before:
Design emaxi, start of the top module:
module emaxi( 
   wr_wait, rd_wait, rr_access, rr_packet, m_axi_awid, m_axi_awaddr,
   m_axi_awlen, m_axi_awsize, m_axi_awburst, m_axi_awlock,
   m_axi_awcache, m_axi_awprot, m_axi_awqos, m_axi_awvalid, m_axi_wid,
   m_axi_wdata, m_axi_wstrb, m_axi_wlast, m_axi_wvalid, m_axi_bready,
   m_axi_arid, m_axi_araddr, m_axi_arlen, m_axi_arsize, m_axi_arburst,
   m_axi_arlock, m_axi_arcache, m_axi_arprot, m_axi_arqos,
   m_axi_arvalid, m_axi_rready,
   wr_access, wr_packet, rd_access, rd_packet, rr_wait, m_axi_aclk,
   m_axi_aresetn, m_axi_awready, m_axi_wready, m_axi_bid, m_axi_bresp,
   m_axi_bvalid, m_axi_arready, m_axi_rid, m_axi_rdata, m_axi_rresp,
   m_axi_rlast, m_axi_rvalid
   );
clock: 5.8 ns
lec_check: 0
abc_area: 1
cap_margin: 10
cell_pad_in_sites_global_placement: 1
core_aspect_ratio: 0.76
core_margin: 2
core_utilization: 62
cts_cluster_diameter: 211
gpl_routability_driven: 1
gpl_timing_driven: 0
hold_slack_margin: -0.1
place_density_lb_addon: 0.01
slew_margin: 35
tns_end_percent: 20
run.sh (not shown) runs the stock make flow with config.mk's settings and CLKGATE_MAP_FILE=.
#### Input delta (after over before)
Settings: a deleted HOLD_SLACK_MARGIN that had been -0.1; a deleted CORE_ASPECT_RATIO that had been 0.76; a deleted CELL_PAD_IN_SITES_GLOBAL_PLACEMENT that had been 1; a deleted GPL_TIMING_DRIVEN that had been 0; a change of CORE_UTILIZATION from 62 to 57; a change of CAP_MARGIN from 10 to 20; a deleted PLACE_DENSITY_LB_ADDON that had been 0.01; a change of TNS_END_PERCENT from 20 to 5; a change of SLEW_MARGIN from 35 to 20; a deleted GPL_ROUTABILITY_DRIVEN that had been 1; a deleted CTS_CLUSTER_DIAMETER that had been 211; a change of the clock period (ns, I/O delays scaled along) from 5.8 to 4.62.
==> comparison <==
- Power ends up lower on before.
- Going from before to after, combinational power share shrinks by 5.8 points.
- Diff before -> after | least setup slack across all paths after layout | decrease of 0.17 ns

---

## run A
Starting RTL as in the previous note.
clock: 5.34 ns
lec_check: 0
cap_margin: 20
cell_pad_in_sites_detail_placement: 1
cell_pad_in_sites_global_placement: 1
core_margin: 2
core_utilization: 40
cts_cluster_diameter: 228
hold_slack_margin: 0.2
max_routing_layer: met4
place_density_lb_addon: 0.05
slew_margin: 20
Inputs modified between run A and run B:
# run A
export LEC_CHECK = 0
export CAP_MARGIN = 20
export CELL_PAD_IN_SITES_DETAIL_PLACEMENT = 1
export CELL_PAD_IN_SITES_GLOBAL_PLACEMENT = 1
export CORE_MARGIN = 2
export CORE_UTILIZATION = 40
export CTS_CLUSTER_DIAMETER = 228
export HOLD_SLACK_MARGIN = 0.2
export MAX_ROUTING_LAYER = met4
export PLACE_DENSITY_LB_ADDON = 0.05
export SLEW_MARGIN = 20
create_clock -name core_clock -period 5.34 [get_ports {m_axi_aclk}]
# run B
export LEC_CHECK = 0
export CAP_MARGIN = 20
export CORE_MARGIN = 2
export CORE_UTILIZATION = 33
export GPL_ROUTABILITY_DRIVEN = 1
export PLACE_DENSITY_LB_ADDON = 0.05
export SETUP_SLACK_MARGIN = -0.17
export SLEW_MARGIN = 20
create_clock -name core_clock -period 2.47 [get_ports {m_axi_aclk}]
### Flow results
Area of the synthesized netlist per yosys stat: run B vs run A identical
For run B, the topmost layer with routed signal wires was met5, unlike run A, where it was met4.
Complete run, failing final checks: run B, reason setup timing.
Combined global-route utilization of all metal layers on run B is down relative to run A.
| first-pass GRT wire length | run B vs run A | worse |
Edits applied to the flow inputs when going from run B to run C:
# run B
export LEC_CHECK = 0
export CAP_MARGIN = 20
export CORE_MARGIN = 2
export CORE_UTILIZATION = 33
export GPL_ROUTABILITY_DRIVEN = 1
export PLACE_DENSITY_LB_ADDON = 0.05
export SETUP_SLACK_MARGIN = -0.17
export SLEW_MARGIN = 20
create_clock -name core_clock -period 2.47 [get_ports {m_axi_aclk}]
# run C
export LEC_CHECK = 0
export CAP_MARGIN = 20
export CORE_MARGIN = 2
export CORE_UTILIZATION = 40
export CTS_CLUSTER_DIAMETER = 228
export HOLD_SLACK_MARGIN = -0.03
export PLACE_DENSITY_LB_ADDON = 0.05
export SLEW_MARGIN = 20
create_clock -name core_clock -period 5.0 [get_ports {m_axi_aclk}]
Notes after the runs:
- Run C ended up with a higher highest fanout seen on the critical path than run B did.
- [compare] base=run B new=run C: total wirelength of the detailed-routed design fell 5.3%; total antenna diodes in the routed design decreased by 1 relative to the old numbers; relative area change from synthesis to final layout has decreased; detailed-placement wirelength estimate down 16000 µm; static leakage went down.
- Run C | stages: all done | timing, DRC, antenna: all pass
- On setup slack, the lower figure sits with run B, not run C.
diff inputs: run C => run D
# run C
export LEC_CHECK = 0
export CAP_MARGIN = 20
export CORE_MARGIN = 2
export CORE_UTILIZATION = 40
export CTS_CLUSTER_DIAMETER = 228
export HOLD_SLACK_MARGIN = -0.03
export PLACE_DENSITY_LB_ADDON = 0.05
export SLEW_MARGIN = 20
create_clock -name core_clock -period 5.0 [get_ports {m_axi_aclk}]
# run D
export LEC_CHECK = 0
export CAP_MARGIN = 20
export CELL_PAD_IN_SITES_GLOBAL_PLACEMENT = 2
export CORE_MARGIN = 5
export CORE_UTILIZATION = 40
export SLEW_MARGIN = 20
create_clock -name core_clock -period 5.0 [get_ports {m_axi_aclk}]
### Flow results
In run D the sequential cell area share turned out 0.16 points higher than in run C.
Going from run C to run D, number of synthesized register bits now sits at about the same level; met2 global-route usage decreased 2.4 points; leakage power now sits lower; via count went down by 451; clock share of power barely changed.
Summary: with run C as the reference, wire length reported by the detailed router in run D moved down slightly.
In run D the cell total after placement turned out about 0.4% lower than in run C.
Worst-path cell with the longest stage delay = sky130_fd_sc_hd__clkdlybuf4s50_1: run D; worst-path cell with the longest stage delay = sky130_fd_sc_hd__dfxtp_4: run C
Path type of the worst setup path: primary input to output pin -> run D, flop to output pin -> run C
Run C → run D: power has decreased, worst hold slack after final layout now smaller.

---

Starting RTL as in the previous note.
==> flow/design.v (excerpt) <==
module emaxi( 
   wr_wait, rd_wait, rr_access, rr_packet, m_axi_awid, m_axi_awaddr,
   m_axi_awlen, m_axi_awsize, m_axi_awburst, m_axi_awlock,
   m_axi_awcache, m_axi_awprot, m_axi_awqos, m_axi_awvalid, m_axi_wid,
   m_axi_wdata, m_axi_wstrb, m_axi_wlast, m_axi_wvalid, m_axi_bready,
   m_axi_arid, m_axi_araddr, m_axi_arlen, m_axi_arsize, m_axi_arburst,
   m_axi_arlock, m_axi_arcache, m_axi_arprot, m_axi_arqos,
   m_axi_arvalid, m_axi_rready,
   wr_access, wr_packet, rd_access, rd_packet, rr_wait, m_axi_aclk,
   m_axi_aresetn, m_axi_awready, m_axi_wready, m_axi_bid, m_axi_bresp,
   m_axi_bvalid, m_axi_arready, m_axi_rid, m_axi_rdata, m_axi_rresp,
   m_axi_rlast, m_axi_rvalid
   );
make LEC_CHECK=0 ABC_AREA=1 CAP_MARGIN=20 CORE_MARGIN=2 CORE_UTILIZATION=70 CTS_CLUSTER_SIZE=90 SLEW_MARGIN=20 finish   # period 2.02 ns
The baseline finished but fails on negative setup slack.
Next try:
--- a/flow/config.mk
+++ b/flow/config.mk
@@ -6,8 +6,6 @@
 export NUM_CORES = 4
 export LEC_CHECK = 0
-export ABC_AREA = 1
 export CAP_MARGIN = 20
 export CORE_MARGIN = 2
-export CORE_UTILIZATION = 70
-export CTS_CLUSTER_SIZE = 90
+export CORE_UTILIZATION = 40
 export SLEW_MARGIN = 20
==> flow/constraint.sdc (replaced) <==
create_clock -name core_clock -period 3.6 [get_ports {m_axi_aclk}]
set_input_delay 0.7200 -clock core_clock [delete_from_list [all_inputs] [get_ports {m_axi_aclk}]]
set_output_delay 0.7200 -clock core_clock [all_outputs]
set_load 0.01 [all_outputs]
Result:
- This time the run finished clean
- worst setup slack improves by 830 ps
- final cell count decreases by about a fifth
- global-route usage decreases by 23 points
- power decreases by well over a third
- clock skew increases by 26 ps
- final area decreases by a few percent
- sequential power decreases by well over a third
Next try:
--- a/flow/config.mk
+++ b/flow/config.mk
@@ -8,4 +8,5 @@
 export CAP_MARGIN = 20
 export CORE_MARGIN = 2
-export CORE_UTILIZATION = 40
+export CORE_UTILIZATION = 70
+export CTS_CLUSTER_SIZE = 14
 export SLEW_MARGIN = 20
==> flow/constraint.sdc (replaced) <==
create_clock -name core_clock -period 2.02 [get_ports {m_axi_aclk}]
set_input_delay 0.4040 -clock core_clock [delete_from_list [all_inputs] [get_ports {m_axi_aclk}]]
set_output_delay 0.4040 -clock core_clock [all_outputs]
set_load 0.01 [all_outputs]
What happened: The changed run finished but failed the layout checks on negative setup slack. Register-to-register slack gets worse by 1100 ps. Clock power came out higher by 72%. Global-route usage came out higher by 22 points. Cell area came out higher by 2.5%. Power came out higher by 91%. Area after synthesis stays the same. Worst setup slack gets worse by 820 ps. Core utilization came out higher by 39 points. Combinational power came out higher by 140%. Wire length came out higher by 18%.
Next try:
--- a/flow/config.mk
+++ b/flow/config.mk
@@ -8,5 +8,4 @@
 export CAP_MARGIN = 20
 export CORE_MARGIN = 2
-export CORE_UTILIZATION = 70
-export CTS_CLUSTER_SIZE = 14
+export CORE_UTILIZATION = 66
 export SLEW_MARGIN = 20
==> flow/constraint.sdc (replaced) <==
create_clock -name core_clock -period 2.6 [get_ports {m_axi_aclk}]
set_input_delay 0.5200 -clock core_clock [delete_from_list [all_inputs] [get_ports {m_axi_aclk}]]
set_output_delay 0.5200 -clock core_clock [all_outputs]
set_load 0.01 [all_outputs]
=> This time the run finished clean. Count of clock-buffer cells in the layout came out lower by 7. Wire length came out lower by 18%. Setup slack gains 410 ps. Core utilization came out lower by 7.6 points.

---

Starting RTL as in the previous note.
make LEC_CHECK=0 CAP_MARGIN=20 CORE_MARGIN=2 CORE_UTILIZATION=72 CTS_CLUSTER_DIAMETER=316 CTS_CLUSTER_SIZE=14 SETUP_SLACK_MARGIN=-0.14 SLEW_MARGIN=20 finish   # period 2.02 ns
The starting point finished but failed the layout checks on setup timing.
Then changed:
- CTS_CLUSTER_DIAMETER: 316 -> default
- CTS_CLUSTER_SIZE: 14 -> default
- SETUP_SLACK_MARGIN: -0.14 -> 0.62
- clock period: 2.02 -> 2.09 ns (I/O delays scaled with it)
What happened: The new run aborted during global routing (5_1_grt). Synthesized area does not change. Die area stays the same. Synthesized cell count stays the same.
Then changed:
- ABC_AREA: default -> 1
- CTS_CLUSTER_SIZE: default -> 98
- SETUP_SLACK_MARGIN: 0.62 -> 0.23
This time the run finished but fails on setup timing. Die area goes up by 3.4%. Synthesized area increases by 3.5%. Synthesized cell count rises by 53%.
Then changed:
- ABC_AREA: 1 -> default
- CORE_UTILIZATION: 72 -> 40
- CTS_CLUSTER_SIZE: 98 -> default
- SETUP_SLACK_MARGIN: 0.23 -> default
- clock period: 2.09 -> 5.0 ns (I/O delays scaled with it)
Result:
- The changed run finished clean
- total power drops by 65%
- routed wire length drops by 26%
- via count drops by 33%
- final cell count drops by 17%
- clock-buffer cell count climbs by 17
- utilization drops by 41 points
- clock power drops by 58%
- worst setup slack improves by 1.6 ns
- first-iteration DRC count drops by 70%
- design area drops by 6.7%

---

emaxi again, from the RTL that the note above started with.
Design emaxi, start of the top module:
module emaxi( 
   wr_wait, rd_wait, rr_access, rr_packet, m_axi_awid, m_axi_awaddr,
   m_axi_awlen, m_axi_awsize, m_axi_awburst, m_axi_awlock,
   m_axi_awcache, m_axi_awprot, m_axi_awqos, m_axi_awvalid, m_axi_wid,
   m_axi_wdata, m_axi_wstrb, m_axi_wlast, m_axi_wvalid, m_axi_bready,
   m_axi_arid, m_axi_araddr, m_axi_arlen, m_axi_arsize, m_axi_arburst,
   m_axi_arlock, m_axi_arcache, m_axi_arprot, m_axi_arqos,
   m_axi_arvalid, m_axi_rready,
   wr_access, wr_packet, rd_access, rd_packet, rr_wait, m_axi_aclk,
   m_axi_aresetn, m_axi_awready, m_axi_wready, m_axi_bid, m_axi_bresp,
   m_axi_bvalid, m_axi_arready, m_axi_rid, m_axi_rdata, m_axi_rresp,
   m_axi_rlast, m_axi_rvalid
   );
Settings: LEC_CHECK=0, CAP_MARGIN=20, CORE_MARGIN=2, CORE_UTILIZATION=50, CTS_CLUSTER_SIZE=98, SLEW_MARGIN=20, TNS_END_PERCENT=10; clock period 2.15 ns.
The starting point produced a layout that fails on negative setup slack.
==> next run, changes <==
Settings changed: CORE_UTILIZATION 50 to 60, CTS_CLUSTER_SIZE 98 to unset, SETUP_SLACK_MARGIN set to 0.94, TNS_END_PERCENT 10 to unset.
Clock period 2.15 ns to 3.55 ns, I/O delays scaled along.
Outcome: This time the run produced a clean layout. Via count drops by 3.1%. Register-to-register slack gets better by 1.2 ns. Power goes down by 43%. Utilization goes up by 8.5 points. Synthesized cell count does not change. Routed wire length came out lower by 7.8%. Synthesized area is unchanged. Sequential power is lower by 39%.
==> next run, changes <==
Settings changed: ABC_AREA set to 1, CORE_UTILIZATION 60 to 70.
Clock period 3.55 ns to 5.04 ns, I/O delays scaled along.
After rerunning:
- setup slack gains 0.55 ns
- final area stays flat
- flip-flop count stays the same
- cell count climbs by 29%
- utilization increases by 9.9 points

---

Setup of run 1:
emaxi again, from the RTL that the note above started with.
Settings: LEC_CHECK=0, ABC_AREA=1, CAP_MARGIN=20, CELL_PAD_IN_SITES_GLOBAL_PLACEMENT=1, CORE_ASPECT_RATIO=1.26, CORE_MARGIN=2, CORE_UTILIZATION=30, GPL_ROUTABILITY_DRIVEN=0, MAX_ROUTING_LAYER=met5, MIN_ROUTING_LAYER=met2, PLACE_DENSITY_LB_ADDON=0.02, SETUP_SLACK_MARGIN=-0.06, SLEW_MARGIN=20, TNS_END_PERCENT=60; clock period 2.16 ns.
Run 1: all stages done; final checks FAILED (negative setup slack).
Relative to run 1, the following input files were edited for run 2:
- TNS_END_PERCENT changed from 60 to 5
- ABC_AREA removed (was 1)
- CORE_ASPECT_RATIO removed (was 1.26)
- PLACE_DENSITY_LB_ADDON removed (was 0.02)
- SETUP_SLACK_MARGIN removed (was -0.06)
- GPL_ROUTABILITY_DRIVEN removed (was 0)
- CORE_UTILIZATION changed from 30 to 57
- MAX_ROUTING_LAYER removed (was met5)
- CELL_PAD_IN_SITES_GLOBAL_PLACEMENT removed (was 1)
- MIN_ROUTING_LAYER removed (was met2)
- the clock period (ns, I/O delays scaled along) changed from 2.16 to 4.17
Findings:
- Run 2 vs run 1 — synthesized area dropped 2300 um2.
- The run showing the smaller global-route usage is run 2.
- Run 2 completed every stage of the flow, and the final layout passed the timing, DRC and antenna checks.
- In run 2 relative to run 1, first-iteration DRC count had gone down by more than half.
The following lists how run 3 was set up differently from run 2:
- SETUP_SLACK_MARGIN newly set to 0.5
- CORE_UTILIZATION changed from 57 to 70
- TNS_END_PERCENT removed (was 5)
- the clock period (ns, I/O delays scaled along) changed from 4.17 to 2.06
Findings:
- Going from run 2 to run 3, final net count grows by about 8%.
- Complete run, failing final checks: run 3, reason negative setup slack.
- Going from run 2 to run 3, overall power up about 120%; non-clock buffer count in the final layout picked up an extra 411.
- Worst setup slack: run 3 < run 2
- Cell count after placement ended up 29 lower on run 3 than on run 2.
- Going from run 2 to run 3, clock-buffer cell count decreased by 31 relative to the old numbers; cell area after layout increased by about 7.5% relative to the old numbers; standby leakage power increased by 12% relative to the old numbers; highest fanout seen on the critical path decreased by 37 relative to the old numbers.
Modified inputs, run 4 compared to run 3
- swapping 0.5 for 0.54 in SETUP_SLACK_MARGIN
- putting CTS_CLUSTER_SIZE at 42 where nothing was set
- swapping 2.06 for 2.07 in the clock period (ns, I/O delays scaled along)
==> results <==
Relative to run 3, number of cells after detailed placement has gone up in run 4.
Post-cts sizing count shrinks by a few percent when moving from run 3 to run 4.
Share of the synthesized netlist area taken by xor and xnor gates came out exactly the same in run 4 and run 3.
Of run 4 and run 3, the higher final estimated routing congestion in global placement belongs to run 4.
Of run 4 and run 3, not a single run came through the flow clean.
The final report for run 3 shows a completed flow and a layout that fails verification, specifically negative setup slack.
From run 4 to run 3, sink count of the clock tree did not move at all.
Pre-CTS setup slack: run 4 vs run 3 down 0.0064 ns
Power and IR drop assume default switching activity.
